$ cat flow/design.v
`timescale 1ps/1ps
module LASER (
	input CLK,
	input RST,
	input [3:0] X,
	input [3:0] Y,
	output reg [3:0] C1X,
	output reg [3:0] C1Y,
	output reg [3:0] C2X,
	output reg [3:0] C2Y,
	output DONE
);
parameter State_Data_Read									= 0,
					State_Calculate_Cover 					= 1,
					State_Next_Circle 							= 2,
					State_Refresh_Max_Cover_Circle	= 3,
					State_Data_Out 									= 4;
reg [2:0] State;
reg [3:0] DATA [39:0][1:0];  
reg [3:0] CNT_X,CNT_Y;
reg [5:0] CNT;
reg [2:0] STEP_CNT;
reg [6:0] ITER;  
reg [8:0] Calculate_REG;
reg [3:0] Distance1,Distance2,Distance3,Distance4;
reg S;
wire [3:0] Set_Circle [1:0];
reg [5:0] Max_Cover,Cover;
reg [3:0] Max_Cover_X,Max_Cover_Y;
reg inC1,inC2;
reg [7:0] sqrd1,sqrd2,sqrd3,sqrd4;
assign Set_Circle[0] = S ? C1X:C2X;
assign Set_Circle[1] = S ? C1Y:C2Y;
assign DONE = State== State_Data_Out ? 1'b1:1'b0;
always@(posedge CLK or posedge RST)begin
	if(RST)begin
		State <= State_Data_Read;	
		S<=0;
		{CNT_Y,CNT_X} <= 0;
		CNT <= 0;
		STEP_CNT <= 0;
		ITER <= 0;
		{Cover,Max_Cover} <= 0;
		{C1X,C1Y,C2X,C2Y} <= 0;
		{Max_Cover_Y,Max_Cover_X} <= 0; 
	end
	else begin
		case(State)
			State_Data_Read								:begin
				if(CNT>=39) begin
					State <= State_Calculate_Cover;
					CNT <= 0;
				end
				else CNT <= CNT+1;
				DATA[CNT][0] <= X;
				DATA[CNT][1] <= Y;
			end
			State_Calculate_Cover 				:begin  
				if(CNT>=39)begin
					State <= State_Next_Circle;
					CNT <= 0;
				end
				else begin
					CNT <= CNT+1;
				end
				if(inC1||inC2)begin
					Cover <= Cover+1;
				end
			end
			State_Next_Circle 						:begin  
				if(Cover>=Max_Cover)begin
					Max_Cover <= Cover;
					Max_Cover_Y <= CNT_Y;
					Max_Cover_X <= CNT_X;
				end
				if(Cover<=3)begin
					if(CNT_Y==15 && (CNT_X+10)>15)begin
						State <= State_Refresh_Max_Cover_Circle;
						CNT_Y <= 0;
						CNT_X <= 0;
					end
					else if((CNT_X+10)>15)begin
						CNT_Y <= CNT_Y+1;
						CNT_X <= 0;
						State <= State_Calculate_Cover;
					end
					else begin
						CNT_X <= CNT_X+10;
						State <= State_Calculate_Cover;
					end
				end
				else if(Cover<=10)begin
					if(CNT_Y==15 && (CNT_X+7)>15)begin
						State <= State_Refresh_Max_Cover_Circle;
						CNT_Y <= 0;
						CNT_X <= 0;
					end
					else if((CNT_X+7)>15)begin
						CNT_Y <= CNT_Y+1;
						CNT_X <= 0;
						State <= State_Calculate_Cover;
					end
					else begin
						CNT_X <= CNT_X+7;
						State <= State_Calculate_Cover;
					end
				end
				else if(Cover<=20)begin
					if(CNT_Y==15 && (CNT_X+3)>15)begin
						State <= State_Refresh_Max_Cover_Circle;
						CNT_Y <= 0;
						CNT_X <= 0;
					end
					else if((CNT_X+3)>15)begin
						CNT_Y <= CNT_Y+1;
						CNT_X <= 0;
						State <= State_Calculate_Cover;
					end
					else begin
						CNT_X <= CNT_X+3;
						State <= State_Calculate_Cover;
					end
				end
				else begin
					{CNT_Y,CNT_X}<= &{CNT_Y,CNT_X} ? 0:{CNT_Y,CNT_X}+1 ;
					State <= &{CNT_Y,CNT_X} ? State_Refresh_Max_Cover_Circle : State_Calculate_Cover;
				end
				Cover<=0;
			end
			State_Refresh_Max_Cover_Circle 	:begin 
				if(  (S&&{Max_Cover_Y,Max_Cover_X}=={C2Y,C2X}) ||
				 			(~S&&{Max_Cover_Y,Max_Cover_X}=={C1Y,C1X}) || (&ITER) ) State <= State_Data_Out;
				else begin 
					if(S) {C2Y,C2X} <= {Max_Cover_Y,Max_Cover_X};
					else {C1Y,C1X} <= {Max_Cover_Y,Max_Cover_X};
					State <= State_Calculate_Cover ; 
				end
				{CNT_Y,CNT_X} <= 0;
				CNT <= 0;
				STEP_CNT <= 0;
				ITER <= ITER+1;
				Cover<=0;
				S <= ~S;
			end
			State_Data_Out 								:begin 
				State <= State_Data_Read;	
				{CNT_Y,CNT_X} <= 0;
				S <= 0;
				CNT <= 0;
				STEP_CNT <= 0;
				ITER <= 0;
				{Cover,Max_Cover} <= 0;
				{C1X,C1Y,C2X,C2Y} <= 0;
				{Max_Cover_Y,Max_Cover_X} <= 0; 
			end
		endcase
	end
end
always@(*)begin
	if(State==State_Calculate_Cover)begin
		Distance1 = (CNT_X>DATA[CNT][0]) ? (CNT_X-DATA[CNT][0]):(DATA[CNT][0]-CNT_X);
		Distance2 = (CNT_Y>DATA[CNT][1]) ? (CNT_Y-DATA[CNT][1]):(DATA[CNT][1]-CNT_Y);	
		sqrd1 = Distance1*Distance1;
		sqrd2 = Distance2*Distance2;
		if( (sqrd1+sqrd2)<=16) inC1 = 1;
		else inC1 = 0;
		Distance3 = (Set_Circle[0]>DATA[CNT][0]) ? (Set_Circle[0]-DATA[CNT][0]):(DATA[CNT][0]-Set_Circle[0]);
		Distance4 = (Set_Circle[1]>DATA[CNT][1]) ? (Set_Circle[1]-DATA[CNT][1]):(DATA[CNT][1]-Set_Circle[1]);
		sqrd4 = Distance3*Distance3;
    sqrd3 = Distance4*Distance4;
		if( (sqrd3+sqrd4)<=16) inC2 = 1;
		else inC2 = 0;
	end
	else {Distance1,Distance2,inC1,inC2} = 0;
end
endmodule
$ cat flow/run.sh
#!/bin/bash
# the make line also repeats each setting of config.mk as NAME=value (left out here)
make -C /OpenROAD-flow-scripts/flow DESIGN_CONFIG=/design/flow/config.mk WORK_HOME=/design/flow/orfs CLKGATE_MAP_FILE= finish
$ cat flow/config.mk
export PLATFORM = sky130hd
export DESIGN_NAME = LASER
export DESIGN_NICKNAME = LASER
export VERILOG_FILES = /design/flow/design.v
export SDC_FILE = /design/flow/constraint.sdc
export NUM_CORES = 4
export LEC_CHECK = 0
export ABC_AREA = 0
export CAP_MARGIN = 20
export CELL_PAD_IN_SITES_DETAIL_PLACEMENT = 2
export CELL_PAD_IN_SITES_GLOBAL_PLACEMENT = 1
export CORE_MARGIN = 7
export CORE_UTILIZATION = 71
export CTS_CLUSTER_DIAMETER = 290
export CTS_CLUSTER_SIZE = 40
export GPL_TIMING_DRIVEN = 0
export HOLD_SLACK_MARGIN = 0.2
export MAX_ROUTING_LAYER = met4
export MIN_ROUTING_LAYER = met2
export PLACE_DENSITY_LB_ADDON = 0.07
export SETUP_SLACK_MARGIN = 1.28
export SLEW_MARGIN = 0
export TNS_END_PERCENT = 55
$ cat flow/constraint.sdc
create_clock -name core_clock -period 10.1 [get_ports {CLK}]
set_input_delay 2.0200 -clock core_clock [delete_from_list [all_inputs] [get_ports {CLK}]]
set_output_delay 2.0200 -clock core_clock [all_outputs]
set_load 0.01 [all_outputs]
==> flow_summary.toml, run 1 <==
# flow metrics
[floorplanning]
die_h_um = 184
initial_core_util_pct = 71.8
pin_count = 27
rows = 62
die_width_um = 184
die_area_sq_um = 33800
fp.coreArea_sq_um = 28500

[logic_synthesis]
synth_adder_area_share_pct = 8.11
yosysWarnings = 2
synth_top_area_share_pct = 46.8
simple_gate_share_pct = 11.6
most_common_cell = "edfxtp_1"
yosys.area.top_type = "edfxtp_1"
post_synth_inst_count = 1703
avgSynthCellArea_sq_um = 12.0
fp_nets = 1828
ys.flops = 383
synthTopCellsByCount = "edfxtp_1 (320), mux2_2 (160), nand2_1 (142), a22oi_1 (138), clkbuf_1 (108)"
topCombFamilyByArea = "simple AND/OR/NAND/NOR gates"
synth.distinct_cells = 60
synth_area_sq_um = 20500
ys_async_sr_fraction_pct = 16.4
synthXorXnorAreaFrac_pct = 1.66
ys_sh_aoi_pct = 10.1
synth-edff-count = 320
ys_seq_share_pct = 54.5
mux_area_share_pct = 10.1
ys_area_sq_um = 20500
flop_cell = "edfxtp_1"
ys_cells = 1703
topCellsByArea = "edfxtp_1 (47%), mux2_2 (8.8%), dfrtp_1 (7.6%)"

[run_status]
error_line = "Error: detail_place.tcl, 38 bad optional access"
haltStage = "3_5_place_dp"
status = "did not finish"

[placement]
io_buffers = 22
gp_congestion = 1.36
[through the flow]
| step | cell area [sq um] | hold WS, ns |
|---|---|---|
| 2_1_floorplan | 20500 | 0.472 |
| 3_3_place_gp | 21200 | 0.498 |
==> run 2, diff against run 1 <==
Settings changed: ABC_AREA 0 to not set, CELL_PAD_IN_SITES_DETAIL_PLACEMENT 2 to not set, CELL_PAD_IN_SITES_GLOBAL_PLACEMENT 1 to not set, CORE_MARGIN 7 to 2, CORE_UTILIZATION 71 to 40, CTS_CLUSTER_DIAMETER 290 to not set, CTS_CLUSTER_SIZE 40 to not set, GPL_TIMING_DRIVEN 0 to not set, HOLD_SLACK_MARGIN 0.2 to not set, MAX_ROUTING_LAYER met4 to not set, MIN_ROUTING_LAYER met2 to not set, PLACE_DENSITY_LB_ADDON 0.07 to not set, SETUP_SLACK_MARGIN 1.28 to not set, SLEW_MARGIN 0 to 20, TNS_END_PERCENT 55 to not set.
Clock period 10.1 ns to 9.0 ns, I/O delays scaled along.
==> run 2 against run 1 <==
- now clean on timing, DRC and antenna
- synthesized area did not move
- die size rose by 57%
- synthesized cell count did not move
==> flow_summary.toml, run 2 <==
# yosys + openroad results
[logic_synthesis]
ys_sh_aoi_pct = 10.1
topCombFamilyByArea = "simple AND/OR/NAND/NOR gates"
fp_nets = 1828
ys_cells = 1703
topCellsByArea = "edfxtp_1 (47%), mux2_2 (8.8%), dfrtp_1 (7.6%)"
ys_seq_share_pct = 54.5
synth.distinct_cells = 60
ys_area_sq_um = 20500
synth_area_sq_um = 20500
synth-edff-count = 320
synth_top_area_share_pct = 46.8
mux_area_share_pct = 10.1
ys_async_sr_fraction_pct = 16.4
most_common_cell = "edfxtp_1"
yosysWarnings = 2
ys.flops = 383
flop_cell = "edfxtp_1"
synthTopCellsByCount = "edfxtp_1 (320), mux2_2 (160), nand2_1 (142), a22oi_1 (138), clkbuf_1 (108)"
simple_gate_share_pct = 11.6
yosys.area.top_type = "edfxtp_1"
post_synth_inst_count = 1703
synth_adder_area_share_pct = 8.11
avgSynthCellArea_sq_um = 12.0
synthXorXnorAreaFrac_pct = 1.66

[run]
warnings = 48
drv_cap = 0

[final_timing]
fin_crit_sh_pct = 96.7
drv_slew = 0
tightest_slew_ns = 1.18
fin_skew_ns = 0.0298
fin_crit_ns = 8.70
fmax_ghz = 0.115
slew_headroom_pct = 20.8
hold_viol_final = 0
timing.final.ws_setup_ns = 0.298
setup_violations = 0

[power]
power_leader = "registers"
pg_comb_w = 0.0000897
p_leak_nw = 9.16
sw_frac_of_total_pct = 20.5
sequentialPower_w = 0.00192
p_total_w = 0.00386
power_density_nw_per_um2 = 160
p_int_w = 0.00307
worst_ir_drop_vdd_mv = 0.167
switchingPower_w = 0.000793
combPwrFrac_pct = 2.3
pwr-share-seq_pct = 49.8
p_clk_w = 0.00185
p_clk_share_pct = 47.9

[setup_path]
cp-end-kind = "flip-flop"
worstPathRequired_ns = 9.44
crit_top_cell = "fa_1"
critPathKind = "reg -> reg"
cp_top_family = "adder cells"
r2r_slack_ns = 0.30
cp-startpoint = "CNT[4]"
cp-start-kind = "flip-flop"
path_buffers = 8
cp_data_arrival_time_ns = 9.15
rr_endpoint = "Cover[5]"
slowest_stage = "fa_1"
crit_path_end = "Cover[5]"
r2r_start = "CNT[4]"
max_stage_delay_ns = 0.55
reg2reg_depth = 35
crit_cells = 35
path_max_fanout = 10

[hold_path]
hp-class = "reg -> reg"
min-delay-start = "Max_Cover[0]"
hold-path-endpoint = "Max_Cover[0]"
hold_path_depth = 1

[detailed_routing]
drcViolationCount = 0
num_vias = 14584
drt_first_pass_iters = 6
post_drt_via_cell_ratio = 5.80
finalWirelength_um = 61000
n_antenna_cell = 0
detail-route-antenna-nets = 0
drt_iter0_drc = 1500
wl_per_cell_um = 24.3

[run_status]
status = "timing/DRC/antenna clean"

[final_layout]
final_core_util_pct = 47.9
syn_to_final_growth_pct = 17.7
fillers = 4555
final_cell_count_no_fill = 2514
fin_nets = 1934

[floorplanning]
die_area_sq_um = 53100
fp.coreArea_sq_um = 50400
initial_core_util_pct = 40.7
die_width_um = 230
rows = 82
die_h_um = 230
pin_count = 27

[global_route]
globalRouteMet1Util_pct = 30.3
grt-ovfl-total = 0
antenna_found_initial = 0
grt_util_met3_pct = 4.56
grtUsageTotal_pct = 22.9
grt_pass1_vias = 14623
grt.busiest_layer = "met2"
grt_pass1_wl_um = 91800
use_met2_pct = 37.2
grt_max_degree = 81

[placement]
pre_cts_slack_ns = 0.0773
gp_congestion = 0.933
io_buffers = 26
dp_hpwl_um = 41400
placed_cells = 2420

[clocking]
clk_latency_ns = 0.59
clockBufferDepth = 3
cts_tree = "done"
clk_pin_slew_ns = 0.06
cts_buffers = 43
clock_sinks = 383
cts_root_buf = "clkbuf_16"
htreeDepth = 2
## run 2: timing repair
item / 4_1_cts / 5_1_grt
hold buffers: 0 / 0
buffers inserted: 0 / 15
resized: 0 / 36
setup endpoints to repair: 0 / 6
## run 2: layout make-up
| class | instances | area [sq um] | area share, % |
|---|---|---|---|
| Clock buffer | 55 | 1120 | 4.64 |
| Clock inverter | 23 | 335 | 1.39 |
| Inverter | 95 | 359 | 1.49 |
| Multi-Input combinational cell | 1110 | 8820 | 36.5 |
| Sequential cell | 383 | 11200 | 46.3 |
| Tap cell | 672 | 841 | 3.48 |
| Timing Repair Buffer | 176 | 1480 | 6.13 |
## run 2: per-layer routing
metal	part of all wire (%)	up-vias	wire, um
met3	7.7	124	4670
met2	47	592	28800
met1	42	7280	25400
met4	3.5	0	2110
met5	0	-	0
li1	-	6588	-
## run 2: stage by stage
| stage | cell area (sq um) | TNS (ns) | hold slack, ns |
|---|---|---|---|
| finish | 24100 | 0 | 0.517 |
| global route | 24100 | -0.204 | 0.551 |
| CTS | 23800 | 0 | 0.519 |
| floorplan | 20500 | 0 | 0.472 |
| detailed placement | 22400 | 0 | 0.506 |
| global placement | 22400 | 0 | 0.497 |
==> run 3, diff against run 2 <==
Settings changed: CORE_UTILIZATION 40 to 72, CTS_CLUSTER_SIZE set to 39, PLACE_DENSITY_LB_ADDON set to 0.0, SETUP_SLACK_MARGIN set to 1.15.
Clock period 9.0 ns to 9.27 ns, I/O delays scaled along.
==> run 3 against run 2 <==
- largest power group unchanged
- synthesized area did not move
- largest cell class unchanged
- count of clock-buffer cells in the layout is 2 higher
- synthesized cell count unchanged
- critical path depth grew 1
- highest routed layer is now met5
- flip-flop count unchanged
==> flow_summary.toml, run 3 <==
# yosys + openroad results
[logic_synthesis]
topCellsByArea = "edfxtp_1 (47%), mux2_2 (8.8%), dfrtp_1 (7.6%)"
synth-edff-count = 320
ys.flops = 383
flop_cell = "edfxtp_1"
mux_area_share_pct = 10.1
synth_area_sq_um = 20500
ys_sh_aoi_pct = 10.1
fp_nets = 1828
synth_top_area_share_pct = 46.8
post_synth_inst_count = 1703
ys_seq_share_pct = 54.5
synth.distinct_cells = 60
synth_adder_area_share_pct = 8.11
ys_cells = 1703
synthTopCellsByCount = "edfxtp_1 (320), mux2_2 (160), nand2_1 (142), a22oi_1 (138), clkbuf_1 (108)"
ys_async_sr_fraction_pct = 16.4
yosys.area.top_type = "edfxtp_1"
avgSynthCellArea_sq_um = 12.0
synthXorXnorAreaFrac_pct = 1.66
yosysWarnings = 2
ys_area_sq_um = 20500
simple_gate_share_pct = 11.6
most_common_cell = "edfxtp_1"
topCombFamilyByArea = "simple AND/OR/NAND/NOR gates"

[floorplanning]
initial_core_util_pct = 73.4
fp.coreArea_sq_um = 27900
rows = 61
die_h_um = 173
die_area_sq_um = 29900
die_width_um = 173
pin_count = 27

[setup_path]
slowest_stage = "fa_2"
r2r_slack_ns = 0.59
max_stage_delay_ns = 0.51
crit_cells = 36
cp-start-kind = "flip-flop"
worstPathRequired_ns = 9.69
cp-startpoint = "CNT[3]"
path_max_fanout = 14
cp-end-kind = "flip-flop"
r2r_start = "CNT[3]"
cp_top_family = "adder cells"
cp_data_arrival_time_ns = 9.10
rr_endpoint = "Cover[5]"
critPathKind = "reg -> reg"
crit_path_end = "Cover[5]"
reg2reg_depth = 36
path_buffers = 9
crit_top_cell = "fa_1"

[final_layout]
fin_nets = 1919
syn_to_final_growth_pct = 17.5
final_cell_count_no_fill = 2202

[detailed_routing]
n_antenna_cell = 0
wl_per_cell_um = 28.2
drcViolationCount = 0
drt_iter0_drc = 2292
num_vias = 15777
post_drt_via_cell_ratio = 7.16
detail-route-antenna-nets = 0
drt_first_pass_iters = 9
finalWirelength_um = 62000

[power]
pwr-share-seq_pct = 53.5
p_clk_share_pct = 44.0
switchingPower_w = 0.000753
combPwrFrac_pct = 2.5
pg_comb_w = 0.0000876
p_clk_w = 0.00153
p_leak_nw = 9.27
power_density_nw_per_um2 = 145
sw_frac_of_total_pct = 21.6
sequentialPower_w = 0.00187
worst_ir_drop_vdd_mv = 0.197
p_int_w = 0.00273
power_leader = "registers"

[hold_path]
hold-path-endpoint = "Max_Cover[1]"
min-delay-start = "Max_Cover[1]"
hold_path_depth = 2
hp-class = "reg -> reg"

[clocking]
clk_pin_slew_ns = 0.06
clk_latency_ns = 0.59
cts_tree = "done"
cts_root_buf = "clkbuf_16"
clock_sinks = 383
htreeDepth = 2
cts_buffers = 40
clockBufferDepth = 3

[global_route]
grt_pass1_vias = 15387
grt-ovfl-total = 0
grt_pass1_wl_um = 92300
grt_max_degree = 81
grtUsageTotal_pct = 40.8
antenna_found_initial = 2

[run]
drv_cap = 0
warnings = 51

[final_timing]
drv_slew = 0
hold_viol_final = 0
fmax_ghz = 0.115
setup_violations = 0
fin_crit_ns = 8.68
fin_skew_ns = 0.0588
tightest_slew_ns = 1.17
whs_ns = 0.530
fin_crit_sh_pct = 93.6
rsz0062_at_grt = "true"
fin_tns_setup_ns = 0
slew_headroom_pct = 21.7

[placement]
placed_cells = 2060
gp_congestion = 0.954
io_buffers = 26
dp_hpwl_um = 38000

[run_status]
status = "timing/DRC/antenna clean"
-- run 3: final cells by class --
class	instances	area (sq um)
Inverter	95	362
Timing Repair Buffer	164	1580
Clock inverter	15	151
Sequential cell	383	11200
Fill cell	1321	3820
Multi-Input combinational cell	1110	9290
Clock buffer	57	1060
Tap cell	378	473
-- run 3: stage by stage --
stage	total power (W)	cell area (sq um)	worst slack [ns]	util, %
detailed placement	0.00199	21600	0.189	77.3
global placement	0.00198	21600	0.348	77.3
floorplan	0.00195	20700	0.864	-
CTS	0.00346	23800	1.01	85.3
global route	0.00355	24100	0.426	86.3
finish	0.00349	24100	0.590	86.3
-- run 3: metal layers --
metal  global-route usage (%)  part of all wire, %  vias up
met4                     23.2                  7.7        4
met3                     9.37                   13      356
met5                        0                0.042        -
met1                     52.6                   33     7556
li1                         -                    -     6556
met2                     64.4                   46     1305
-- run 3: timing repair --
item / in CTS / in global routing
pin swaps: 40 / 24
setup endpoints to repair: 6 / 6
setup buffers: 46 / 18
cloned: 5 / 1
hold buffers: 0 / 0
gates resized: 106 / 26
==> run 4, diff against run 3 <==
Settings changed: ABC_AREA set to 0, CELL_PAD_IN_SITES_DETAIL_PLACEMENT set to 0, CORE_UTILIZATION 72 to 61, CTS_CLUSTER_SIZE 39 to 40, MAX_ROUTING_LAYER set to met5, PLACE_DENSITY_LB_ADDON 0.0 to 0.07, SETUP_SLACK_MARGIN 1.15 to 1.94.
Clock period 9.27 ns to 8.57 ns, I/O delays scaled along.
==> run 4 against run 3 <==
- fmax grew 3.6%
- critical path depth is 2 lower
- sequential power rose by 8%
- final area up 1.2%
- via count is 5.2% lower
- critical endpoint is now Cover[4]
==> flow_summary.toml, run 4 <==
# yosys + openroad results
[hold_path]
hold-path-endpoint = "Max_Cover[4]"
min-delay-start = "Max_Cover[4]"
hold_path_depth = 2
hp-class = "reg -> reg"

[power]
worst_ir_drop_vdd_mv = 0.199
power_leader = "registers"
sequentialPower_w = 0.00202
switchingPower_w = 0.000798
p_clk_share_pct = 45.5
combPwrFrac_pct = 2.4
p_int_w = 0.00308
pg_comb_w = 0.0000936
p_total_w = 0.00388
sw_frac_of_total_pct = 20.6
p_clk_w = 0.00177
power_density_nw_per_um2 = 159
pwr-share-seq_pct = 52.0
p_leak_nw = 9.46

[setup_path]
cp-start-kind = "flip-flop"
r2r_slack_ns = 0.19
crit_path_end = "Cover[4]"
cp_top_family = "adder cells"
r2r_start = "CNT[3]"
cp-startpoint = "CNT[3]"
cp_data_arrival_time_ns = 8.80
max_stage_delay_ns = 0.53
cp-end-kind = "flip-flop"
path_max_fanout = 5
reg2reg_depth = 34
worstPathRequired_ns = 8.99
crit_cells = 34
slowest_stage = "fa_2"
path_buffers = 9
critPathKind = "reg -> reg"
rr_endpoint = "Cover[4]"
crit_top_cell = "fa_1"

[global_route]
grt-ovfl-total = 0
grtUsageTotal_pct = 34.0
grt_pass1_vias = 15010
antenna_found_initial = 0
grt_pass1_wl_um = 91000
grt_max_degree = 81

[placement]
dp_hpwl_um = 40300
gp_congestion = 0.939
io_buffers = 26

[detailed_routing]
num_vias = 14961
n_antenna_cell = 0
met2WireLength_um = 28500
wl_met3_um = 5720
wl_met1_um = 22700
finalWirelength_um = 59600
post_drt_via_cell_ratio = 6.45
top_layer = "met4"
detail-route-antenna-nets = 0
wl_per_cell_um = 25.7
drcViolationCount = 0
drt_iter0_drc = 1989
drt_first_pass_iters = 6

[final_layout]
syn_to_final_growth_pct = 19.0
regArea_sq_um = 11200
final_core_util_pct = 73.3
logic_area_sq_um = 9120
fillers = 2315
fin_nets = 1968

[run]
warnings = 51
drv_cap = 0

[final_timing]
drv_slew = 0
rsz0062_at_grt = "true"
fin_skew_ns = 0.0412
setup_violations = 0
whs_ns = 0.528
tightest_slew_ns = 1.06
slew_headroom_pct = 29.0
fin_crit_sh_pct = 97.8
hold_viol_final = 0
fin_crit_ns = 8.38
fmax_ghz = 0.119

[logic_synthesis]
ys_seq_share_pct = 54.5
yosys.area.top_type = "edfxtp_1"
synth-edff-count = 320
yosysWarnings = 2
topCombFamilyByArea = "simple AND/OR/NAND/NOR gates"
ys_async_sr_fraction_pct = 16.4
synth_area_sq_um = 20500
ys_area_sq_um = 20500
synth_top_area_share_pct = 46.8
simple_gate_share_pct = 11.6
synth_adder_area_share_pct = 8.11
post_synth_inst_count = 1703
synth.distinct_cells = 60
ys_sh_aoi_pct = 10.1
fp_nets = 1828
mux_area_share_pct = 10.1
most_common_cell = "edfxtp_1"
ys_cells = 1703
synthXorXnorAreaFrac_pct = 1.66
flop_cell = "edfxtp_1"
avgSynthCellArea_sq_um = 12.0
ys.flops = 383
synthTopCellsByCount = "edfxtp_1 (320), mux2_2 (160), nand2_1 (142), a22oi_1 (138), clkbuf_1 (108)"
topCellsByArea = "edfxtp_1 (47%), mux2_2 (8.8%), dfrtp_1 (7.6%)"

[floorplanning]
die_width_um = 187
pin_count = 27
die_area_sq_um = 35100
initial_core_util_pct = 61.6
die_h_um = 187
fp.coreArea_sq_um = 33300
rows = 67

[run_status]
status = "timing/DRC/antenna clean"

[clocking]
clk_pin_slew_ns = 0.06
clockBufferDepth = 3
clk_latency_ns = 0.56
clock_sinks = 383
cts_buffers = 41
cts_tree = "done"
cts_root_buf = "clkbuf_16"
htreeDepth = 2
## run 4: metal layers
metal | global-route usage [%] | vias to the layer above
li1 | - | 6643
met1 | 45.8 | 7343
met2 | 55.3 | 823
met3 | 5.80 | 152
met4 | 14.1 | 0
met5 | 0 | -
## run 4: metrics by stage
| stage | setup slack, ns | TNS (ns) | area (sq um) | instances |
|---|---|---|---|---|
| after detailed placement | -0.0404 | -0.175 | 22300 | 2207 |
| after global placement | 0.107 | 0 | 22300 | 2206 |
| after CTS | 0.338 | 0 | 24200 | 2311 |
| after floorplan | 0.164 | 0 | 20700 | 1703 |
| final | 0.190 | 0 | 24400 | 2321 |
| after global routing | -0.0248 | -0.0767 | 24400 | 2321 |
## run 4: timing repair
| item | 4_1_cts | 5_1_grt |
|---|---|---|
| hold buffers | 0 | 0 |
| gates cloned | 2 | 2 |
| setup buffers | 29 | 8 |
| gates resized | 62 | 18 |
| pin swaps | 36 | 12 |
| setup endpoints to repair | 6 | 6 |
## run 4: final cells by class
type                    count  area share (%)
clock inverters            22           0.969
well taps                 448            2.30
multi-input cells        1111            37.4
inverters                  95            1.48
repair buffers            211            7.52
flip-flops and latches    383            45.9
clock buffers              51            4.49
==> run 5, diff against run 4 <==
Settings changed: ABC_AREA 0 to not set, CELL_PAD_IN_SITES_GLOBAL_PLACEMENT set to 2, CORE_MARGIN 2 to 7, CORE_UTILIZATION 61 to 40, CTS_CLUSTER_DIAMETER set to 374, CTS_CLUSTER_SIZE 40 to not set, GPL_ROUTABILITY_DRIVEN set to 0, HOLD_SLACK_MARGIN set to -0.09, MAX_ROUTING_LAYER met5 to not set, MIN_ROUTING_LAYER set to met2, PLACE_DENSITY set to 0.36, PLACE_DENSITY_LB_ADDON 0.07 to not set, SETUP_SLACK_MARGIN 1.94 to 2.24, SLEW_MARGIN 20 to 5, TNS_END_PERCENT set to 55.
Clock period 8.57 ns to 9.0 ns, I/O delays scaled along.
==> run 5 against run 4 <==
- first-iteration DRC count up 76%
- critical endpoint is now Cover[2]
- largest cell class unchanged
- flip-flop count unchanged
- combinational power is 2% higher
- fmax shrank 3.6%
- sequential share of layout area shrank 0.11 points
- worst hold slack got worse by 0.013 ns
- critical path type unchanged
- via count is 31% higher
==> flow_summary.toml, run 5 <==
# yosys + openroad results
[run_status]
status = "timing/DRC/antenna clean"

[logic_synthesis]
synth_top_area_share_pct = 46.8
ys_sh_aoi_pct = 10.1
simple_gate_share_pct = 11.6
synth_area_sq_um = 20500
mux_area_share_pct = 10.1
ys_async_sr_fraction_pct = 16.4
ys_area_sq_um = 20500
fp_nets = 1828
topCombFamilyByArea = "simple AND/OR/NAND/NOR gates"
yosysWarnings = 2
synthTopCellsByCount = "edfxtp_1 (320), mux2_2 (160), nand2_1 (142), a22oi_1 (138), clkbuf_1 (108)"
synth_adder_area_share_pct = 8.11
synth.distinct_cells = 60
topCellsByArea = "edfxtp_1 (47%), mux2_2 (8.8%), dfrtp_1 (7.6%)"
yosys.area.top_type = "edfxtp_1"
synth-edff-count = 320
synthXorXnorAreaFrac_pct = 1.66
ys_seq_share_pct = 54.5
avgSynthCellArea_sq_um = 12.0
most_common_cell = "edfxtp_1"
post_synth_inst_count = 1703
ys.flops = 383
ys_cells = 1703
flop_cell = "edfxtp_1"

[floorplanning]
die_width_um = 240
die_h_um = 240
pin_count = 27
rows = 82
die_area_sq_um = 57800
initial_core_util_pct = 40.7
fp.coreArea_sq_um = 50400

[power]
combPwrFrac_pct = 2.4
pwr-share-seq_pct = 48.6
p_int_w = 0.00307
pg_comb_w = 0.0000951
power_leader = "the clock network"
p_clk_w = 0.00193
sw_frac_of_total_pct = 22.3
p_leak_nw = 9.25
worst_ir_drop_vdd_mv = 0.144
switchingPower_w = 0.000882
p_total_w = 0.00395
sequentialPower_w = 0.00192
power_density_nw_per_um2 = 162
p_clk_share_pct = 49.0

[detailed_routing]
num_vias = 19629
detail-route-antenna-nets = 0
drt_first_pass_iters = 9
drcViolationCount = 0
finalWirelength_um = 69700
wl_per_cell_um = 27.9
post_drt_via_cell_ratio = 7.85
drt_iter0_drc = 3496
n_antenna_cell = 0

[final_timing]
rsz0062_at_grt = "true"
timing.final.ws_setup_ns = 0.306
fin_crit_ns = 8.69
tightest_slew_ns = 1.17
slew_headroom_pct = 21.6
fin_skew_ns = 0.0431
drv_slew = 0
setup_violations = 0
fin_crit_sh_pct = 96.6
hold_viol_final = 0
fmax_ghz = 0.115
fin_tns_setup_ns = 0

[hold_path]
hp-class = "reg -> reg"
hold-path-endpoint = "Max_Cover[0]"
hold_path_depth = 1
min-delay-start = "Max_Cover[0]"

[run]
warnings = 53
drv_cap = 0

[setup_path]
cp-end-kind = "flip-flop"
path_max_fanout = 8
max_stage_delay_ns = 0.82
path_buffers = 7
worstPathRequired_ns = 9.49
slowest_stage = "a222oi_1"
crit_path_end = "Cover[2]"
cp-start-kind = "flip-flop"
critPathKind = "reg -> reg"
crit_cells = 33
reg2reg_depth = 33
rr_endpoint = "Cover[2]"
crit_top_cell = "fa_1"
r2r_start = "CNT[3]"
cp_data_arrival_time_ns = 9.18
cp_top_family = "adder cells"
cp-startpoint = "CNT[3]"
r2r_slack_ns = 0.31

[global_route]
grt_pass1_vias = 22059
grt-ovfl-total = 0
globalRouteMet1Util_pct = 0
grt.busiest_layer = "met3"
grt_max_degree = 81
grtUsageTotal_pct = 35.7
antenna_found_initial = 0
grt_util_met3_pct = 47.5
grt_pass1_wl_um = 102000
use_met2_pct = 43.0

[placement]
dp_hpwl_um = 45300
placed_cells = 2375
io_buffers = 26
pre_cts_slack_ns = -0.305

[final_layout]
fillers = 4547
syn_to_final_growth_pct = 19.3
fin_nets = 1919
final_cell_count_no_fill = 2500

[clocking]
cts_hold_repair.buffers = 0
cts_buffers = 44
clockBufferDepth = 3
cts_tree = "done"
clk_latency_ns = 0.62
clk_pin_slew_ns = 0.07
cts_root_buf = "clkbuf_16"
htreeDepth = 2
clock_sinks = 383
[run 5: area by class of cell]
class / instances / area (sq um) / share of cell area, %
Tap cell: 672 / 841 / 3.44
Sequential cell: 383 / 11200 / 45.7
Inverter: 95 / 362 / 1.48
Clock inverter: 29 / 379 / 1.55
Timing Repair Buffer: 160 / 1370 / 5.59
Multi-Input combinational cell: 1110 / 9190 / 37.5
Clock buffer: 51 / 1140 / 4.65
[run 5: layer usage]
layer  vias to the layer above  wire length, um
met5                         -              804
met3                       590            28700
met2                      5803            34700
met4                        29             5480
li1                       6526                -
met1                      6681                0
[run 5: timing repair]
item,in CTS,in global routing
endpoints found under the setup margin,6,6
pin swaps,22,39
gates resized,52,40
buffers inserted,32,8
cloned,1,0
[run 5: metrics by stage]
| step | hold WS [ns] | area, sq um | util (%) |
|---|---|---|---|
| after detailed placement | 0.504 | 22100 | 43.9 |
| after global routing | 0.536 | 24500 | 48.6 |
| after floorplan | 0.472 | 20700 | - |
| final | 0.515 | 24500 | 48.6 |
| after global placement | 0.498 | 22100 | 43.9 |
| after CTS | 0.518 | 24200 | 48.0 |
==> run 6, diff against run 5 <==
Settings changed: CAP_MARGIN 20 to 0, CELL_PAD_IN_SITES_DETAIL_PLACEMENT 0 to not set, CELL_PAD_IN_SITES_GLOBAL_PLACEMENT 2 to not set, CORE_MARGIN 7 to 2, CORE_UTILIZATION 40 to 72, CTS_CLUSTER_DIAMETER 374 to 58, CTS_CLUSTER_SIZE set to 35, GPL_ROUTABILITY_DRIVEN 0 to not set, HOLD_SLACK_MARGIN -0.09 to 0.28, MIN_ROUTING_LAYER met2 to not set, PLACE_DENSITY 0.36 to not set, PLACE_DENSITY_LB_ADDON set to 0.0, SETUP_SLACK_MARGIN 2.24 to 0.97, SLEW_MARGIN 5 to 20, TNS_END_PERCENT 55 to not set.
Clock period 9.0 ns to 7.62 ns, I/O delays scaled along.
==> run 6 against run 5 <==
- now fails the layout checks on capacitance limit, slew limit, setup timing
- largest power group is now registers
- critical path depth up 2
- sequential power is 18% higher
- routed wire length increased by 2.4%
- worst setup slack worse by 1.2 ns
- synthesized area did not move
- synthesized cell count stayed put
- clock skew increased by 0.032 ns
- die size shrank 48%
- largest cell class unchanged
- register-to-register slack lost 1.2 ns
==> flow_summary.toml, run 6 <==
# yosys + openroad results
[detailed_routing]
finalWirelength_um = 71400
drcViolationCount = 0
post_drt_via_cell_ratio = 7.30
detail-route-antenna-nets = 0
num_vias = 17095
wl_per_cell_um = 30.5
drt_first_pass_iters = 9
drt_iter0_drc = 3186

[logic_synthesis]
mux_area_share_pct = 10.1
yosys.area.top_type = "edfxtp_1"
simple_gate_share_pct = 11.6
topCombFamilyByArea = "simple AND/OR/NAND/NOR gates"
synth-edff-count = 320
ys_cells = 1703
ys_sh_aoi_pct = 10.1
ys_area_sq_um = 20500
post_synth_inst_count = 1703
synthXorXnorAreaFrac_pct = 1.66
ys_seq_share_pct = 54.5
fp_nets = 1828
avgSynthCellArea_sq_um = 12.0
synth_adder_area_share_pct = 8.11
ys.flops = 383
synth_top_area_share_pct = 46.8
flop_cell = "edfxtp_1"
topCellsByArea = "edfxtp_1 (47%), mux2_2 (8.8%), dfrtp_1 (7.6%)"
synthTopCellsByCount = "edfxtp_1 (320), mux2_2 (160), nand2_1 (142), a22oi_1 (138), clkbuf_1 (108)"
yosysWarnings = 2
most_common_cell = "edfxtp_1"
synth_area_sq_um = 20500
synth.distinct_cells = 60
ys_async_sr_fraction_pct = 16.4

[global_route]
antenna_found_initial = 2
grtUsageTotal_pct = 46.0
grt_pass1_wl_um = 104000
grt_max_degree = 81
grt-ovfl-total = 0
grt_pass1_vias = 16930

[clocking]
cts_root_buf = "clkbuf_16"
htreeDepth = 1
clk_latency_ns = 0.64
clockBufferDepth = 3
clock_sinks = 383
cts_tree = "done"
clk_pin_slew_ns = 0.09
cts_hold_repair.buffers = 0
cts_buffers = 28

[setup_path]
path_max_fanout = 12
rr_endpoint = "Cover[2]"
critPathKind = "reg -> reg"
reg2reg_depth = 35
crit_path_end = "Cover[2]"
worstPathRequired_ns = 8.09
crit_cells = 35
max_stage_delay_ns = 0.55
cp-start-kind = "flip-flop"
r2r_slack_ns = -0.91
cp_data_arrival_time_ns = 9.00
r2r_start = "CNT[4]"
cp-end-kind = "flip-flop"
cp-startpoint = "CNT[4]"
crit_top_cell = "fa_1"
cp_top_family = "adder cells"
slowest_stage = "fa_1"
path_buffers = 9

[final_layout]
fin_nets = 2066
final_cell_count_no_fill = 2342
syn_to_final_growth_pct = 22.5

[floorplanning]
rows = 61
fp.coreArea_sq_um = 27900
die_area_sq_um = 29900
die_h_um = 173
die_width_um = 173
initial_core_util_pct = 73.4
pin_count = 27

[power]
sw_frac_of_total_pct = 24.9
sequentialPower_w = 0.00227
p_leak_nw = 9.94
pwr-share-seq_pct = 55.6
switchingPower_w = 0.00101
p_clk_w = 0.00170
power_density_nw_per_um2 = 162
pg_comb_w = 0.000113
worst_ir_drop_vdd_mv = 0.253
p_clk_share_pct = 41.6
p_total_w = 0.00408
combPwrFrac_pct = 2.8
p_int_w = 0.00306
power_leader = "registers"

[final_timing]
slew_headroom_pct = -23.2
fmax_ghz = 0.117
fin_skew_ns = 0.0754
rsz0062_at_grt = "true"
fin_crit_sh_pct = 112
fin_crit_ns = 8.53
drv_slew = 5
hold_viol_final = 0
tightest_slew_ns = 1.83
timing.final.ws_setup_ns = -0.907
setup_violations = 6

[run]
drv_cap = 1
warnings = 51

[run_status]
status = "failed layout checks"
so.violations = "capacitance limit, slew limit, setup timing"

[placement]
dp_hpwl_um = 43500
io_buffers = 26
placed_cells = 2239
gp_congestion = 1.02

[hold_path]
min-delay-start = "Max_Cover[0]"
hold-path-endpoint = "Max_Cover[0]"
hp-class = "reg -> reg"
hold_path_depth = 1
run 6: final cells by class:
cell class	instances	area, sq um
Antenna cell	1	2.50
Inverter	95	362
Clock inverter	24	362
Tap cell	378	473
Sequential cell	383	11200
Fill cell	1094	2800
Clock buffer	28	701
Multi-Input combinational cell	1111	9300
Timing Repair Buffer	322	2740
run 6: repair_timing:
item	in CTS	in global routing
gates cloned	1	1
resized	71	55
buffers inserted	28	19
setup endpoints to repair	6	6
pin swaps	52	39
run 6: metrics by stage:
stage	area, sq um	hold WS (ns)	util (%)	setup WS [ns]	setup TNS, ns
6_report	25100	0.535	90.0	-0.907	-5.23
5_1_grt	25100	0.572	90.0	-1.05	-6.08
4_1_cts	24700	0.536	88.4	-0.588	-3.43
3_5_place_dp	23100	0.517	82.5	-1.00	-5.86
3_3_place_gp	23100	0.497	82.5	-0.732	-4.34
2_1_floorplan	20700	0.472	-	-0.786	-4.59
run 6: routing by layer:
layer | vias up | track usage, % | share of wire [%] | wire (um)
li1 | 6856 | - | - | -
met1 | 8082 | 54.8 | 31 | 22200
met2 | 1672 | 74.7 | 46 | 32900
met3 | 483 | 12.9 | 14 | 10000
met4 | 2 | 28.9 | 8.7 | 6240
met5 | - | 0 | 0.0098 | 7
==> run 7, diff against run 6 <==
Settings changed: CAP_MARGIN 0 to 20, CELL_PAD_IN_SITES_DETAIL_PLACEMENT set to 1, CELL_PAD_IN_SITES_GLOBAL_PLACEMENT set to 1, CORE_UTILIZATION 72 to 19, CTS_CLUSTER_DIAMETER 58 to 222, CTS_CLUSTER_SIZE 35 to not set, GPL_ROUTABILITY_DRIVEN set to 0, GPL_TIMING_DRIVEN set to 0, HOLD_SLACK_MARGIN 0.28 to not set, PLACE_DENSITY_LB_ADDON 0.0 to 0.05, SETUP_SLACK_MARGIN 0.97 to not set, SLEW_MARGIN 20 to 10, TNS_END_PERCENT set to 85.
Clock period 7.62 ns to 9.21 ns, I/O delays scaled along.
==> run 7 against run 6 <==
- now clean on timing, DRC and antenna
- die size went up to 3.7 times the previous value
- critical endpoint is now Cover[4]
- clock power is 15% higher
- global-route usage is 29 points lower
- synthesized cell count stayed put
- sequential share of layout area fell by 2.2 points
- via count shrank 13%
- routed wire length up 34%
- clock skew decreased by 0.035 ns
==> flow_summary.toml, run 7 <==
# yosys + openroad results
[run_status]
status = "timing/DRC/antenna clean"

[setup_path]
worstPathRequired_ns = 9.72
crit_top_cell = "fa_1"
rr_endpoint = "Cover[4]"
cp_data_arrival_time_ns = 9.46
cp-start-kind = "flip-flop"
cp-startpoint = "CNT[3]"
r2r_slack_ns = 0.25
critPathKind = "reg -> reg"
path_buffers = 10
path_max_fanout = 10
r2r_start = "CNT[3]"
slowest_stage = "fa_1"
max_stage_delay_ns = 0.54
crit_cells = 36
cp-end-kind = "flip-flop"
crit_path_end = "Cover[4]"
reg2reg_depth = 36
cp_top_family = "adder cells"

[power]
worst_ir_drop_vdd_mv = 0.123
p_clk_w = 0.00196
power_density_nw_per_um2 = 149
power_leader = "the clock network"
p_total_w = 0.00395
p_leak_nw = 9.68
p_clk_share_pct = 49.7
p_int_w = 0.00304
pwr-share-seq_pct = 47.6
switchingPower_w = 0.000910
combPwrFrac_pct = 2.7
sequentialPower_w = 0.00188
pg_comb_w = 0.000107
sw_frac_of_total_pct = 23.1

[logic_synthesis]
ys_seq_share_pct = 54.5
flop_cell = "edfxtp_1"
ys_area_sq_um = 20500
yosys.area.top_type = "edfxtp_1"
topCellsByArea = "edfxtp_1 (47%), mux2_2 (8.8%), dfrtp_1 (7.6%)"
ys_async_sr_fraction_pct = 16.4
synthXorXnorAreaFrac_pct = 1.66
simple_gate_share_pct = 11.6
yosysWarnings = 2
ys_sh_aoi_pct = 10.1
topCombFamilyByArea = "simple AND/OR/NAND/NOR gates"
synthTopCellsByCount = "edfxtp_1 (320), mux2_2 (160), nand2_1 (142), a22oi_1 (138), clkbuf_1 (108)"
fp_nets = 1828
most_common_cell = "edfxtp_1"
synth-edff-count = 320
synth_area_sq_um = 20500
post_synth_inst_count = 1703
ys.flops = 383
synth_adder_area_share_pct = 8.11
ys_cells = 1703
synth_top_area_share_pct = 46.8
synth.distinct_cells = 60
mux_area_share_pct = 10.1
avgSynthCellArea_sq_um = 12.0

[final_timing]
fmax_ghz = 0.112
slew_headroom_pct = 27.0
fin_crit_sh_pct = 97.3
drv_slew = 0
tightest_slew_ns = 1.09
fin_skew_ns = 0.0407
fin_crit_ns = 8.96
whs_ns = 0.528
timing.final.ws_setup_ns = 0.251
fin_tns_setup_ns = 0
hold_viol_final = 0
setup_violations = 0

[placement]
placed_cells = 3167
dp_hpwl_um = 71700
io_buffers = 22
pre_cts_slack_ns = -2.98

[detailed_routing]
drt_iter0_drc = 979
drt_first_pass_iters = 7
num_vias = 14926
detail-route-antenna-nets = 0
wl_per_cell_um = 28.9
post_drt_via_cell_ratio = 4.49
finalWirelength_um = 95900
drcViolationCount = 0

[global_route]
grt_pass1_vias = 15917
grtUsageTotal_pct = 17.2
grt-ovfl-total = 0
antenna_found_initial = 6
grt_pass1_wl_um = 133000
grt_max_degree = 43

[clocking]
clk_latency_ns = 0.65
cts_hold_repair.buffers = 0
clock_sinks = 383
htreeDepth = 2
clk_pin_slew_ns = 0.06
cts_buffers = 51
clockBufferDepth = 3
cts_tree = "done"
cts_root_buf = "clkbuf_16"

[final_layout]
final_cell_count_no_fill = 3322
syn_to_final_growth_pct = 29.0
fin_nets = 2003

[floorplanning]
initial_core_util_pct = 19.2
pin_count = 27
rows = 120
fp.coreArea_sq_um = 107000
die_area_sq_um = 111000
die_width_um = 333
die_h_um = 333

[hold_path]
hold-path-endpoint = "Max_Cover[5]"
hold_path_depth = 2
hp-class = "reg -> reg"
min-delay-start = "Max_Cover[5]"

[run]
warnings = 48
drv_cap = 0
run 7: through the flow:
stage	util, %	area (sq um)
floorplan	-	20500
global placement	21.0	22500
detailed placement	21.5	23000
CTS	24.2	25900
global route	24.7	26400
finish	24.7	26500
run 7: routing by layer:
metal,track usage (%),routed length [um]
met5,0,13
met4,4.93,2590
met3,2.17,3060
met2,29.4,46700
met1,22.6,43500
run 7: final cells by class:
| class | instances | area, sq um |
|---|---|---|
| antenna | 2 | 5.00 |
| buffer | 112 | 785 |
| clock buffer | 69 | 1380 |
| clock inverter | 23 | 211 |
| fill | 11795 | 80600 |
| inverter | 95 | 360 |
| multi-input combinational | 1110 | 9590 |
| sequential | 383 | 11200 |
| tap | 1403 | 1760 |
| timing repair buffer | 125 | 1190 |
run 7: what timing repair did:
action                                  in CTS  in global routing
gates cloned                                 1                  0
pin swaps                                   37                 58
buffers inserted                            35                 28
endpoints found under the setup margin       6                  6
resized                                    234                 92
hold endpoints to repair                     0                  0
==> run 8, diff against run 7 <==
Settings changed: CELL_PAD_IN_SITES_DETAIL_PLACEMENT 1 to not set, CELL_PAD_IN_SITES_GLOBAL_PLACEMENT 1 to not set, CORE_UTILIZATION 19 to 66, CTS_CLUSTER_DIAMETER 222 to not set, GPL_ROUTABILITY_DRIVEN 0 to not set, GPL_TIMING_DRIVEN 0 to not set, PLACE_DENSITY_LB_ADDON 0.05 to not set, SLEW_MARGIN 10 to 20, TNS_END_PERCENT 85 to not set.
Clock period 9.21 ns to 7.35 ns, I/O delays scaled along.
==> run 8 against run 7 <==
- fmax up 6.5%
- sequential share of layout area up 2.4 points
- now fails the layout checks on setup timing
- combinational power up 5%
- final cell count down 29%
- non-clock buffer count up 70
- critical endpoint is now Cover[5]
- first-iteration DRC count up 120%
- power up 15%
- via count up 6.6%
- count of clock-buffer cells in the layout down 19
- synthesized area unchanged
- utilization up 57 points
==> flow_summary.toml, run 8 <==
# yosys + openroad results
[logic_synthesis]
mux_area_share_pct = 10.1
ys_cells = 1703
synth.distinct_cells = 60
flop_cell = "edfxtp_1"
ys.flops = 383
topCellsByArea = "edfxtp_1 (47%), mux2_2 (8.8%), dfrtp_1 (7.6%)"
fp_nets = 1828
simple_gate_share_pct = 11.6
synthXorXnorAreaFrac_pct = 1.66
most_common_cell = "edfxtp_1"
yosys.area.top_type = "edfxtp_1"
avgSynthCellArea_sq_um = 12.0
ys_async_sr_fraction_pct = 16.4
synthTopCellsByCount = "edfxtp_1 (320), mux2_2 (160), nand2_1 (142), a22oi_1 (138), clkbuf_1 (108)"
post_synth_inst_count = 1703
ys_area_sq_um = 20500
synth_adder_area_share_pct = 8.11
synth_top_area_share_pct = 46.8
yosysWarnings = 2
ys_sh_aoi_pct = 10.1
topCombFamilyByArea = "simple AND/OR/NAND/NOR gates"
synth-edff-count = 320
ys_seq_share_pct = 54.5
synth_area_sq_um = 20500

[power]
p_leak_nw = 9.85
pwr-share-seq_pct = 52.0
sequentialPower_w = 0.00235
p_clk_w = 0.00206
worst_ir_drop_vdd_mv = 0.255
power_density_nw_per_um2 = 181
p_clk_share_pct = 45.5
pg_comb_w = 0.000112
combPwrFrac_pct = 2.5
power_leader = "registers"
switchingPower_w = 0.000962
sw_frac_of_total_pct = 21.3
p_int_w = 0.00356

[placement]
placed_area_sq_um = 22900
dp_hpwl_um = 41500
gp_congestion = 1.01
io_buffers = 26
pre_cts_slack_ns = -1.20

[setup_path]
reg2reg_depth = 34
crit_top_cell = "fa_1"
crit_path_end = "Cover[5]"
cp-startpoint = "CNT[3]"
r2r_slack_ns = -1.06
cp-start-kind = "flip-flop"
cp_data_arrival_time_ns = 8.83
slowest_stage = "fa_2"
r2r_start = "CNT[3]"
rr_endpoint = "Cover[5]"
cp_top_family = "adder cells"
path_max_fanout = 9
path_buffers = 8
max_stage_delay_ns = 0.52
worstPathRequired_ns = 7.77
critPathKind = "reg -> reg"
cp-end-kind = "flip-flop"
crit_cells = 34

[final_timing]
timing.final.ws_setup_ns = -1.06
drv_slew = 0
fin_crit_sh_pct = 114
fin_crit_ns = 8.41
slew_headroom_pct = 16.8
hold_viol_final = 0
fin_skew_ns = 0.0388
tightest_slew_ns = 1.24
rsz0062_at_grt = "true"
fmax_ghz = 0.119
setup_violations = 6

[run_status]
status = "failed layout checks"
so.violations = "setup timing"

[global_route]
grt-ovfl-total = 0
grt_pass1_wl_um = 95000
grt_pass1_vias = 15837
grtUsageTotal_pct = 38.6
grt_max_degree = 81
antenna_found_initial = 0

[floorplanning]
die_area_sq_um = 32500
die_h_um = 180
rows = 64
initial_core_util_pct = 67.1
die_width_um = 180
fp.coreArea_sq_um = 30600
pin_count = 27

[clocking]
clk_latency_ns = 0.57
cts_tree = "done"
cts_buffers = 40
clk_pin_slew_ns = 0.06
htreeDepth = 2
cts_root_buf = "clkbuf_16"
clock_sinks = 383
clockBufferDepth = 3

[detailed_routing]
detail-route-antenna-nets = 0
finalWirelength_um = 63300
drcViolationCount = 0
n_antenna_cell = 0
wl_per_cell_um = 26.8
post_drt_via_cell_ratio = 6.74
drt_iter0_drc = 2143
num_vias = 15918
drt_first_pass_iters = 6

[hold_path]
min-delay-start = "Max_Cover[0]"
hold_path_depth = 1
hp-class = "reg -> reg"
hold-path-endpoint = "Max_Cover[0]"

[run]
drv_cap = 0
warnings = 54

[final_layout]
stdcell_area_sq_um = 25100
syn_to_final_growth_pct = 22.2
fin_nets = 2063
run 8: through the flow:
stage               setup TNS, ns  std cells  power (W)  hold WS, ns  util (%)
finish                      -6.25       2361    0.00452        0.525      81.9
global route                -7.86       2361    0.00459        0.534      81.9
CTS                         -4.89       2331    0.00450        0.532      80.7
detailed placement          -7.11       2238    0.00251        0.515      74.9
global placement            -5.95       2238    0.00250        0.497      74.9
floorplan                   -6.21       1703    0.00246        0.472         -
run 8: final cells by class:
| class | count | area [sq um] |
|---|---|---|
| timing repair buffer | 307 | 2550 |
| clock buffer | 50 | 1060 |
| inverter | 95 | 362 |
| multi-input combinational | 1111 | 9170 |
| sequential | 383 | 11200 |
| fill | 1726 | 5530 |
| tap | 396 | 495 |
| clock inverter | 19 | 235 |
run 8: metal layers:
layer / vias to the layer above / track usage (%) / wire (um)
met1: 7749 / 48.6 / 22500
met4: 0 / 22.3 / 4560
met5: - / 0 / 0
met3: 256 / 8.53 / 6940
met2: 1066 / 62.1 / 29400
li1: 6847 / - / -
run 8: repair_timing:
| item | CTS | global route |
|---|---|---|
| resized | 62 | 34 |
| pin swaps | 32 | 29 |
| hold buffers | 0 | 0 |
| endpoints found under the setup margin | 6 | 6 |
| cloned | 1 | 1 |
| hold endpoints to repair | 0 | 0 |
| buffers inserted | 24 | 29 |
==> run 9, diff against run 8 <==
Settings changed: ABC_AREA set to 0, CORE_ASPECT_RATIO set to 1.57, CORE_UTILIZATION 66 to 39, GPL_TIMING_DRIVEN set to 1, MIN_ROUTING_LAYER set to met2, PLACE_DENSITY set to 0.77, SLEW_MARGIN 20 to 0, TNS_END_PERCENT set to 70.
Clock period 7.35 ns to 6.3 ns, I/O delays scaled along.
==> run 9 against run 8 <==
- still fails the layout checks on setup timing
- clock skew increased by 0.014 ns
- register-to-register slack worse by 1.1 ns
- routed wire length up 13%
- largest cell class unchanged
- non-clock buffer count is 44 higher
- sequential share of layout area is 1.7 points lower
- flip-flop count stayed put
==> flow_summary.toml, run 9 <==
# yosys + openroad results
[run_status]
status = "failed layout checks"
so.violations = "setup timing"

[logic_synthesis]
synth_adder_area_share_pct = 8.11
flop_cell = "edfxtp_1"
topCombFamilyByArea = "simple AND/OR/NAND/NOR gates"
synth_area_sq_um = 20500
yosysWarnings = 2
post_synth_inst_count = 1703
ys_seq_share_pct = 54.5
ys_area_sq_um = 20500
yosys.area.top_type = "edfxtp_1"
fp_nets = 1828
topCellsByArea = "edfxtp_1 (47%), mux2_2 (8.8%), dfrtp_1 (7.6%)"
synth-edff-count = 320
simple_gate_share_pct = 11.6
synth_top_area_share_pct = 46.8
mux_area_share_pct = 10.1
synth.distinct_cells = 60
ys.flops = 383
most_common_cell = "edfxtp_1"
synthTopCellsByCount = "edfxtp_1 (320), mux2_2 (160), nand2_1 (142), a22oi_1 (138), clkbuf_1 (108)"
ys_cells = 1703
ys_sh_aoi_pct = 10.1
synthXorXnorAreaFrac_pct = 1.66
ys_async_sr_fraction_pct = 16.4
avgSynthCellArea_sq_um = 12.0

[power]
sequentialPower_w = 0.00274
sw_frac_of_total_pct = 22.6
pg_comb_w = 0.000136
p_clk_w = 0.00238
pwr-share-seq_pct = 52.2
p_leak_nw = 10.2
power_density_nw_per_um2 = 202
combPwrFrac_pct = 2.6
p_int_w = 0.00407
p_clk_share_pct = 45.2
power_leader = "registers"
worst_ir_drop_vdd_mv = 0.256
switchingPower_w = 0.00119

[clocking]
cts_tree = "done"
clk_latency_ns = 0.61
clk_pin_slew_ns = 0.06
htreeDepth = 2
cts_buffers = 39
cts_root_buf = "clkbuf_16"
clock_sinks = 383
clockBufferDepth = 3

[detailed_routing]
num_vias = 21237
detail-route-antenna-nets = 0
top_layer = "met5"
drt_first_pass_iters = 15
drcViolationCount = 0
wl_met3_um = 24800
wl_per_cell_um = 26.6
post_drt_via_cell_ratio = 7.86
met2WireLength_um = 35200
n_antenna_cell = 0
wl_met1_um = 0
finalWirelength_um = 71800
drt_iter0_drc = 5864

[setup_path]
reg2reg_depth = 34
r2r_slack_ns = -2.17
critPathKind = "reg -> reg"
worstPathRequired_ns = 6.76
rr_endpoint = "Cover[3]"
cp-start-kind = "flip-flop"
crit_path_end = "Cover[3]"
crit_top_cell = "fa_1"
cp-end-kind = "flip-flop"
r2r_start = "CNT[4]"
crit_cells = 34
max_stage_delay_ns = 0.53
path_buffers = 9
cp_data_arrival_time_ns = 8.93
slowest_stage = "fa_2"
cp-startpoint = "CNT[4]"
path_max_fanout = 6
cp_top_family = "adder cells"

[floorplanning]
die_width_um = 187
initial_core_util_pct = 39.3
rows = 105
die_h_um = 291
pin_count = 27
die_area_sq_um = 54500
fp.coreArea_sq_um = 52200

[final_timing]
setup_violations = 6
drv_slew = 0
timing.final.ws_setup_ns = -2.17
tightest_slew_ns = 1.25
rsz0062_at_grt = "true"
hold_viol_final = 0
fin_crit_sh_pct = 134
fin_skew_ns = 0.0524
slew_headroom_pct = 16.0
fmax_ghz = 0.118
fin_crit_ns = 8.47

[hold_path]
hold_path_depth = 2
hold-path-endpoint = "Max_Cover[3]"
min-delay-start = "Max_Cover[3]"
hp-class = "reg -> reg"

[global_route]
grt_max_degree = 81
grt-ovfl-total = 0
grt_pass1_vias = 23550
antenna_found_initial = 0
grt_pass1_wl_um = 106000
grtUsageTotal_pct = 39.1

[run]
drv_cap = 0
warnings = 51

[placement]
gp_congestion = 1.14
dp_hpwl_um = 49100
io_buffers = 26
pre_cts_slack_ns = -2.47

[final_layout]
syn_to_final_growth_pct = 26.9
fin_nets = 2105
final_core_util_pct = 49.9
==> run 9: area by class of cell <==
cell class                      count  area [sq um]
Sequential cell                   383         11200
Clock inverter                     25           265
Clock buffer                       44           995
Fill cell                        4504         26100
Timing Repair Buffer              351          3020
Inverter                           95           362
Tap cell                          695           870
Multi-Input combinational cell   1110          9330
==> run 9: metal layers <==
metal  vias to the layer above  GRT usage [%]
met5                         -           13.7
met4                        24           16.1
met3                      1063           43.2
met2                      6251           49.3
met1                      7026              -
li1                       6873              -
==> run 9: per-stage QoR <==
step           total power (W)  setup TNS (ns)  instances  hold WS, ns  cell area (sq um)
5_1_grt                0.00534          -14.13       2703        0.565              26000
4_1_cts                0.00522          -11.54       2694        0.535              25800
3_3_place_gp           0.00292          -13.85       2601        0.494              23800
6_report               0.00526          -12.89       2703        0.533              26000
2_1_floorplan          0.00287          -12.70       1703        0.472              20700
3_5_place_dp           0.00293          -14.72       2602        0.522              23900
==> run 9: what timing repair did <==
item,CTS,global route
hold buffers,0,0
resized,101,33
pin swaps,35,30
setup buffers,23,9
setup endpoints to repair,6,6
==> run 10, diff against run 9 <==
Settings changed: CORE_ASPECT_RATIO 1.57 to not set, CORE_MARGIN 2 to 8, CORE_UTILIZATION 39 to 32, CTS_CLUSTER_SIZE set to 16, GPL_ROUTABILITY_DRIVEN set to 0, GPL_TIMING_DRIVEN 1 to not set, MAX_ROUTING_LAYER set to met5, MIN_ROUTING_LAYER met2 to not set, PLACE_DENSITY 0.77 to not set, PLACE_DENSITY_LB_ADDON set to 0.12, SETUP_SLACK_MARGIN set to 0.41, SLEW_MARGIN 0 to 20, TNS_END_PERCENT 70 to 100.
Clock period 6.3 ns to 6.29 ns, I/O delays scaled along.
==> run 10 against run 9 <==
- clock power grew 11%
- routed wire length shrank 3.5%
- combinational power hardly changed
- worst setup slack gained 0.13 ns
- critical path depth is 2 higher
- global-route usage is 21 points lower
- critical path type unchanged
- largest power group unchanged
- the layout still fails its checks (setup timing)
- largest cell class unchanged
==> flow_summary.toml, run 10 <==
# yosys + openroad results
[clocking]
clockBufferDepth = 3
htreeDepth = 2
clk_pin_slew_ns = 0.06
cts_root_buf = "clkbuf_16"
cts_buffers = 47
cts_tree = "done"
clk_latency_ns = 0.61
clock_sinks = 383
cts_hold_repair.buffers = 0

[final_timing]
fin_skew_ns = 0.0306
fin_tns_setup_ns = -12.14
timing.final.ws_setup_ns = -2.04
setup_violations = 6
fin_crit_sh_pct = 132
rsz0062_at_grt = "true"
drv_slew = 0
hold_viol_final = 0
tightest_slew_ns = 1.15
fmax_ghz = 0.120
whs_ns = 0.523
slew_headroom_pct = 22.9
fin_crit_ns = 8.33

[logic_synthesis]
yosysWarnings = 2
synthXorXnorAreaFrac_pct = 1.66
simple_gate_share_pct = 11.6
ys_seq_share_pct = 54.5
ys_sh_aoi_pct = 10.1
topCellsByArea = "edfxtp_1 (47%), mux2_2 (8.8%), dfrtp_1 (7.6%)"
ys.flops = 383
topCombFamilyByArea = "simple AND/OR/NAND/NOR gates"
yosys.area.top_type = "edfxtp_1"
ys_async_sr_fraction_pct = 16.4
synth_top_area_share_pct = 46.8
flop_cell = "edfxtp_1"
synth_adder_area_share_pct = 8.11
fp_nets = 1828
synth.distinct_cells = 60
synthTopCellsByCount = "edfxtp_1 (320), mux2_2 (160), nand2_1 (142), a22oi_1 (138), clkbuf_1 (108)"
ys_area_sq_um = 20500
mux_area_share_pct = 10.1
most_common_cell = "edfxtp_1"
ys_cells = 1703
post_synth_inst_count = 1703
avgSynthCellArea_sq_um = 12.0
synth-edff-count = 320
synth_area_sq_um = 20500

[run]
warnings = 51
drv_cap = 0

[setup_path]
r2r_slack_ns = -2.04
crit_path_end = "Cover[2]"
path_max_fanout = 6
cp-start-kind = "flip-flop"
slowest_stage = "fa_2"
critPathKind = "reg -> reg"
reg2reg_depth = 36
path_buffers = 10
cp-startpoint = "CNT[3]"
cp_top_family = "adder cells"
cp_data_arrival_time_ns = 8.80
r2r_start = "CNT[3]"
crit_cells = 36
rr_endpoint = "Cover[2]"
max_stage_delay_ns = 0.55
cp-end-kind = "flip-flop"
worstPathRequired_ns = 6.76

[power]
power_density_nw_per_um2 = 210
sw_frac_of_total_pct = 22.2
combPwrFrac_pct = 2.4
p_clk_share_pct = 47.7
p_leak_nw = 10.2
worst_ir_drop_vdd_mv = 0.209
sequentialPower_w = 0.00275
power_leader = "registers"
switchingPower_w = 0.00122
pwr-share-seq_pct = 49.9
p_int_w = 0.00429
pg_comb_w = 0.000133
p_clk_w = 0.00263

[floorplanning]
die_h_um = 269
pin_count = 27
die_area_sq_um = 72500
fp.coreArea_sq_um = 63900
initial_core_util_pct = 32.1
rows = 93
die_width_um = 269

[hold_path]
min-delay-start = "Max_Cover[0]"
hp-class = "reg -> reg"
hold-path-endpoint = "Max_Cover[0]"
hold_path_depth = 1

[run_status]
status = "failed layout checks"
so.violations = "setup timing"

[global_route]
grt_pass1_vias = 15513
grtUsageTotal_pct = 18.5
grt_pass1_wl_um = 103000
grt-ovfl-total = 0
antenna_found_initial = 1
grt_max_degree = 83

[detailed_routing]
drt_iter0_drc = 1342
finalWirelength_um = 69200
drt_first_pass_iters = 8
drcViolationCount = 0
detail-route-antenna-nets = 0
num_vias = 15079
n_antenna_cell = 0
post_drt_via_cell_ratio = 5.23
wl_per_cell_um = 24.0

[placement]
io_buffers = 26
pre_cts_slack_ns = -2.36
dp_hpwl_um = 48600
placed_cells = 2764
placed_area_sq_um = 24100

[final_layout]
stdcell_area_sq_um = 26300
fin_nets = 2116
syn_to_final_growth_pct = 28.2
fillers = 6021
final_cell_count_no_fill = 2882
==> run 10: layer usage <==
| layer | up-vias | wire length, um | GRT usage (%) |
|---|---|---|---|
| met5 | - | 0 | 0 |
| met3 | 105 | 3740 | 2.96 |
| li1 | 6950 | - | - |
| met1 | 7560 | 30500 | 24.8 |
| met2 | 464 | 32600 | 30.3 |
| met4 | 0 | 2370 | 6.69 |
==> run 10: metrics by stage <==
step | utilization [%] | total power, W
3_5_place_dp | 37.6 | 0.00294
2_1_floorplan | - | 0.00288
6_report | 41.2 | 0.00552
5_1_grt | 41.2 | 0.00568
3_3_place_gp | 37.6 | 0.00294
4_1_cts | 40.7 | 0.00558
==> run 10: what timing repair did <==
item                       in CTS  in global routing
gates resized                  64                 27
gates cloned                    1                  0
setup buffers                  20                 12
pin swaps                      29                 22
setup endpoints to repair       6                  6
==> run 10: layout make-up <==
cell class | instances | area [sq um] | area share [%]
Clock buffer | 51 | 1190 | 4.53
Clock inverter | 34 | 294 | 1.12
Inverter | 95 | 362 | 1.38
Multi-Input combinational cell | 1110 | 9200 | 35.0
Sequential cell | 383 | 11200 | 42.5
Tap cell | 855 | 1070 | 4.07
Timing Repair Buffer | 354 | 2990 | 11.4
No activity file was given, so power comes from the tool's default toggle rates.
